==> exp/violet <==
==> flow/design.v (excerpt) <==
module fpmultiplier (output logic [31:0] product, output logic ready,
		input logic [31:0] a, input logic clock, nreset);
==> flow/config.mk <==
export PLATFORM = sky130hd
export DESIGN_NAME = fpmultiplier
export DESIGN_NICKNAME = fpmultiplier
export VERILOG_FILES = /design/flow/design.v
export SDC_FILE = /design/flow/constraint.sdc
export NUM_CORES = 4
export LEC_CHECK = 0
export CAP_MARGIN = 20
export CELL_PAD_IN_SITES_GLOBAL_PLACEMENT = 3
export CORE_ASPECT_RATIO = 1.3
export CORE_MARGIN = 4
export CORE_UTILIZATION = 40
export CTS_CLUSTER_DIAMETER = 51
export CTS_CLUSTER_SIZE = 24
export HOLD_SLACK_MARGIN = 0.04
export MAX_ROUTING_LAYER = met4
export SLEW_MARGIN = 20
==> flow/constraint.sdc <==
create_clock -name core_clock -period 8.18 [get_ports {clock}]
set_input_delay 1.6360 -clock core_clock [delete_from_list [all_inputs] [get_ports {clock}]]
set_output_delay 1.6360 -clock core_clock [all_outputs]
set_load 0.01 [all_outputs]
run.sh (not shown) runs the stock make flow with config.mk's settings and CLKGATE_MAP_FILE=.
==> exp/delta: changes against exp/violet <==
Settings changed: CELL_PAD_IN_SITES_GLOBAL_PLACEMENT 3 to not set, CORE_ASPECT_RATIO 1.3 to not set, CORE_MARGIN 4 to 2, CORE_UTILIZATION 40 to 64, CTS_CLUSTER_DIAMETER 51 to not set, CTS_CLUSTER_SIZE 24 to not set, HOLD_SLACK_MARGIN 0.04 to not set, MAX_ROUTING_LAYER met4 to not set, PLACE_DENSITY set to 0.6.
==> flow/constraint.sdc (replaced) <==
create_clock -name core_clock -period 5.93 [get_ports {clock}]
set_input_delay 1.1860 -clock core_clock [delete_from_list [all_inputs] [get_ports {clock}]]
set_output_delay 1.1860 -clock core_clock [all_outputs]
set_load 0.01 [all_outputs]
==> results <==
- exp/delta finished but failed the layout checks on setup timing. exp/violet went through all stages and came out clean.
- Sequential power: exp/delta is higher than exp/violet (about 40%).
- Worst hold slack: exp/delta is higher than exp/violet (0.0024 ns).
- Core utilization: exp/violet is lower than exp/delta (36 points).
- In flip-flop count, exp/violet and exp/delta do not differ.
- In exp/violet the via count is lower than in exp/delta, by 9.5%.
- Against exp/violet, the power of exp/delta is larger by 35%.
- In exp/violet the final area is smaller than in exp/delta, by 10%.
- Against exp/violet, the global-route usage of exp/delta is higher by 11 points.
- In exp/delta the sequential share of layout area is lower than in exp/violet, by 1.2 points.
==> figures <==
quantity	exp/delta	exp/violet
Total die area	0.0399 sq mm	0.0653 sq mm
Source-to-sink clock delay at the later pin of the worst-skew pair	0.43 ns	0.45 ns
CTS-repair resized insts	132	0
Layout Skew	0.0123 ns	0.0140 ns
Part of the power in the clock network	50.6%	51.8%
Static Leakage	14.9 nW	13.4 nW
M1 GR Usage	47.4%	31.0%
Final area over synthesized area	1.234x	1.109x
Count of non-CTS buffers in the layout	424	173
Register area	0.00379 sq mm	0.00374 sq mm
Vias in the first global route	21000	20600
Logic gate share of total power	2.2%	2.1%
Post-route cell area	0.0302 sq mm	0.0272 sq mm
First-pass GRT wire length	112000 um	126000 um
Required time reported for the critical path endpoint	6.10 ns	8.34 ns
Final Power	2.11 mW	1.57 mW
Setup TNS after final layout	-19.47 ns	0 ns
Run status	complete, but fails checks	timing/DRC/antenna clean
Reasons for failing layout checks	setup timing	-
Buffering stage count on the worst path with inverters included	8	5
Net switching power	502 uW	398 uW

---

==> trial 64 <==
Starting RTL as in the previous note.
clock: 8.18 ns
lec_check: 0
cap_margin: 20
cell_pad_in_sites_global_placement: 0
core_aspect_ratio: 1.3
core_margin: 4
core_utilization: 35
cts_cluster_size: 24
max_routing_layer: met4
place_density_lb_addon: 0.16
slew_margin: 20
==> build 61 (differences from trial 64) <==
CORE_ASPECT_RATIO = 0.5   (was 1.3)
CORE_UTILIZATION = 62   (was 35)
CTS_CLUSTER_DIAMETER = 223   (was default)
CTS_CLUSTER_SIZE = 99   (was 24)
PLACE_DENSITY = 0.61   (was default)
PLACE_DENSITY_LB_ADDON = default   (was 0.16)
==> build 10 (differences from trial 64) <==
CELL_PAD_IN_SITES_GLOBAL_PLACEMENT = default   (was 0)
CORE_ASPECT_RATIO = default   (was 1.3)
CORE_MARGIN = 2   (was 4)
CORE_UTILIZATION = 40   (was 35)
CTS_CLUSTER_SIZE = default   (was 24)
MAX_ROUTING_LAYER = default   (was met4)
PLACE_DENSITY = 0.6   (was default)
PLACE_DENSITY_LB_ADDON = default   (was 0.16)
==> flow/constraint.sdc (replaced) <==
create_clock -name core_clock -period 9.0 [get_ports {clock}]
set_input_delay 1.8000 -clock core_clock [delete_from_list [all_inputs] [get_ports {clock}]]
set_output_delay 1.8000 -clock core_clock [all_outputs]
set_load 0.01 [all_outputs]
==> build 75 (differences from trial 64) <==
CELL_PAD_IN_SITES_DETAIL_PLACEMENT = 2   (was default)
CELL_PAD_IN_SITES_GLOBAL_PLACEMENT = 3   (was 0)
CORE_UTILIZATION = 40   (was 35)
CTS_CLUSTER_DIAMETER = 343   (was default)
GPL_ROUTABILITY_DRIVEN = 0   (was default)
GPL_TIMING_DRIVEN = 0   (was default)
PLACE_DENSITY = 0.55   (was default)
PLACE_DENSITY_LB_ADDON = default   (was 0.16)
==> results <==
metric	build 61	trial 64	build 75	build 10
Flop2flop setup slack	0.22 ns	0.47 ns	0.25 ns	0.87 ns
GR Util met3	7.489%	2.614%	2.768%	3.074%
Final critical path time including I/O delays and setup	7.963 ns	7.713 ns	7.933 ns	8.132 ns
Layout overhead on the synthesized area	8.091%	10.26%	10.21%	8.913%
Internal power summed over all cells	1226 µW	1223 µW	1159 µW	1090 µW
Clock latency on the worst-skew pair	0.44 ns	0.46 ns	0.45 ns	0.43 ns
Arrival time at the worst endpoint	8.13 ns	7.94 ns	8.11 ns	8.36 ns
Tool warnings	30	28	30	28
Post-CTS sizing	0	0	69	0
P_seq	724 µW	724 µW	724 µW	658 µW
Die Wd	289.2 µm	240.1 µm	225.1 µm	251.5 µm
Length of routed wiring on met1	27.31 mm	30.48 mm	36.67 mm	27.74 mm
Post-layout instance count excluding filler cells	3160	3534	3478	3398
Count of plain and timing-repair buffers	133	141	191	119
Core occupancy in the finished layout	68.06%	38.96%	44.51%	44.15%
Result of the run	timing/DRC/antenna clean	timing/DRC/antenna clean	timing/DRC/antenna clean	timing/DRC/antenna clean
Number of cell instances on the worst register-to-register path	22	23	23	23
Power drawn by the combinational cells	29.9 µW	34.5 µW	34.0 µW	28.9 µW
No activity file was given, so power comes from the tool's default toggle rates.
